== try-willow ==
==> flow/design.v (excerpt) <==
module uart #(
    parameter DATA_WIDTH = 8,
    parameter FIFO_DEPTH = 16
) (
    input  logic        clk_i,        
    input  logic        rst_ni,       
    input  logic        stb_i,        
    input  logic [ 1:0] adr_i,        
    input  logic [ 3:0] byte_sel_i,   
    input  logic        we_i,         
    input  logic [31:0] dat_i,        
    output logic [31:0] dat_o,        
    input  logic        uart_rx_i,    
    output logic        uart_tx_o     
);
For scale: about 1700 cells after synthesis, roughly 390 flip-flops, ~76 I/O pins.
Settings: LEC_CHECK=0, ABC_AREA=1, CAP_MARGIN=25, CELL_PAD_IN_SITES_GLOBAL_PLACEMENT=0, CORE_ASPECT_RATIO=0.57, CORE_MARGIN=2, CORE_UTILIZATION=22, CTS_CLUSTER_DIAMETER=215, GPL_ROUTABILITY_DRIVEN=0, GPL_TIMING_DRIVEN=0, MAX_ROUTING_LAYER=met5, MIN_ROUTING_LAYER=met2, PLACE_DENSITY_LB_ADDON=0.07, SETUP_SLACK_MARGIN=0.77, SLEW_MARGIN=20, TNS_END_PERCENT=25; clock period 4.57 ns.
run.sh (not shown) runs the stock make flow with config.mk's settings and CLKGATE_MAP_FILE=.
Here is what was changed in the inputs of try-fjord compared with try-willow.
==> flow/config.mk <==
export PLATFORM = sky130hd
export DESIGN_NAME = uart
export DESIGN_NICKNAME = uart
export VERILOG_FILES = /design/flow/design.v
export SDC_FILE = /design/flow/constraint.sdc
export NUM_CORES = 4
export LEC_CHECK = 0
export ABC_AREA = 1
export CAP_MARGIN = 0
export CORE_MARGIN = 2
export CORE_UTILIZATION = 72
export CTS_CLUSTER_DIAMETER = 178
export CTS_CLUSTER_SIZE = 15
export GPL_ROUTABILITY_DRIVEN = 0
export MIN_ROUTING_LAYER = met1
export PLACE_DENSITY_LB_ADDON = 0.07
export SETUP_SLACK_MARGIN = 0.75
export SLEW_MARGIN = 20
==> flow/constraint.sdc <==
create_clock -name core_clock -period 2.57 [get_ports {clk_i}]
set_input_delay 0.5140 -clock core_clock [delete_from_list [all_inputs] [get_ports {clk_i}]]
set_output_delay 0.5140 -clock core_clock [all_outputs]
set_load 0.01 [all_outputs]
## What came out
Looking only at total clock buffers created by CTS, and setting everything else aside, the higher value of try-fjord and try-willow goes to try-willow.
The flip-flop and latch share of the layout cell area reported for try-fjord is smaller than that of try-willow by 0.82 points.
Max cell depth of the worst setup path across try-fjord and try-willow: try-willow
In the metrics for try-fjord and try-willow, the one carrying the higher number of global-route vias before repair is try-willow.
Summary: die footprint, try-fjord better than try-willow
try-willow → try-fjord: row count lost 27%; routing usage on met1 picked up an extra 45 points.
try-willow → try-fjord: total number of vias went down; proportion of power drawn by flip-flops and latches went up.
Input-level comparison between try-violet and try-fjord:
--- a/flow/config.mk
+++ b/flow/config.mk
@@ -12,2 +12,2 @@
-export CTS_CLUSTER_DIAMETER = 178
-export CTS_CLUSTER_SIZE = 15
+export CTS_CLUSTER_DIAMETER = 53
+export CTS_CLUSTER_SIZE = 13
@@ -15,3 +15,2 @@
-export MIN_ROUTING_LAYER = met1
-export PLACE_DENSITY_LB_ADDON = 0.07
-export SETUP_SLACK_MARGIN = 0.75
+export PLACE_DENSITY = 0.4
+export SETUP_SLACK_MARGIN = 0.34
Results
The lower routed length on met2 of try-fjord and try-violet is in try-violet. In try-violet relative to try-fjord, length of routed wiring on met1 had gone down by a few percent. Average via count per standard cell for try-violet: 6.3% down relative to try-fjord. Clock tree buffer count of the final layout in try-violet is about 7.5% higher than in try-fjord. Going from try-fjord to try-violet, combinational group share of total power shrinks by 3.4 points. The proportion of final cell area spent on non-clock buffers in try-violet was lower than what try-fjord gave. Compared with try-fjord, try-violet shows a higher depth of the CTS H-tree.
The inputs of try-raven differ from those of try-violet as listed below.
--- a/flow/config.mk
+++ b/flow/config.mk
@@ -9 +9 @@
-export CAP_MARGIN = 0
+export CAP_MARGIN = 20
@@ -12 +12 @@
-export CTS_CLUSTER_DIAMETER = 53
+export CTS_CLUSTER_DIAMETER = 64
@@ -14,3 +14,2 @@
-export GPL_ROUTABILITY_DRIVEN = 0
-export PLACE_DENSITY = 0.4
-export SETUP_SLACK_MARGIN = 0.34
+export PLACE_DENSITY_LB_ADDON = 0.06
+export SETUP_SLACK_MARGIN = 0.74
Findings:
- Ran to the end and failed final checks on setup timing: try-raven.
- Cell type of the slowest stage on the worst timing path = sky130_fd_sc_hd__xnor2_1: try-raven; cell type of the slowest stage on the worst timing path = sky130_fd_sc_hd__dfrtp_2: try-violet
- Diff try-raven and try-violet: via count lower in try-violet
- Diff try-violet..try-raven | netlist area before placement | negligible
- Of try-raven and try-violet, the run reporting the higher critical path depth was try-violet.
- Taking try-violet as the reference, in try-raven cell total after placement down 22, fraction of area in registers down 3.7 points, final worst setup slack down 380 ps.
- try-raven ends up with higher data arrival time of the critical path than try-violet does.
Relative to try-raven, the following input files were edited for try-nickel:
--- a/flow/config.mk
+++ b/flow/config.mk
@@ -12 +12 @@
-export CTS_CLUSTER_DIAMETER = 64
+export CTS_CLUSTER_DIAMETER = 400
@@ -14,3 +14,4 @@
-export PLACE_DENSITY_LB_ADDON = 0.06
-export SETUP_SLACK_MARGIN = 0.74
-export SLEW_MARGIN = 20
+export GPL_ROUTABILITY_DRIVEN = 0
+export PLACE_DENSITY_LB_ADDON = 0.07
+export SETUP_SLACK_MARGIN = 0.29
+export SLEW_MARGIN = 30
- Compared with try-raven, in try-nickel clock power decreased about 9%; hold slack decreased 48 ps.
- try-nickel: area added between synthesis and finish is 12 points lower than what try-raven reported.
- Diff try-raven -> try-nickel: final critical-path required period fell by 280 ps; non-clock buffer count -26%; wire length lower; share of the cycle needed by the critical path after routing -11 points; detailed-placement wirelength estimate now sits higher.
- try-nickel leaves more setup margin than try-raven.
- try-nickel | stages: all done | timing, DRC, antenna: all pass
Inputs modified between try-nickel and try-umber:
--- a/flow/config.mk
+++ b/flow/config.mk
@@ -9 +9 @@
-export CAP_MARGIN = 20
+export CAP_MARGIN = 0
@@ -11,4 +11,3 @@
-export CORE_UTILIZATION = 72
-export CTS_CLUSTER_DIAMETER = 400
-export CTS_CLUSTER_SIZE = 13
-export GPL_ROUTABILITY_DRIVEN = 0
+export CORE_UTILIZATION = 68
+export CTS_CLUSTER_DIAMETER = 123
+export MIN_ROUTING_LAYER = met1
@@ -17 +16 @@
-export SLEW_MARGIN = 30
+export SLEW_MARGIN = 20
### Flow results
- Global-route usage over all layers in try-umber vs try-nickel: down 3.3 points
- Both conditions hold for try-umber: the flow ran to the end and the final layout passed the timing, DRC and antenna checks.
- Routing usage on met2 for try-umber: 4.2 points down relative to try-nickel
- Share of final layout cell area taken by clock buffers and inverters, try-nickel and try-umber, lower one = try-nickel.
- try-nickel has lower placement row count than try-umber.
- try-umber against try-nickel: total power increased 4.7%, leakage power figure rose by 0.93%, final instance area higher.
Power is estimated from default activity; no workload was simulated.
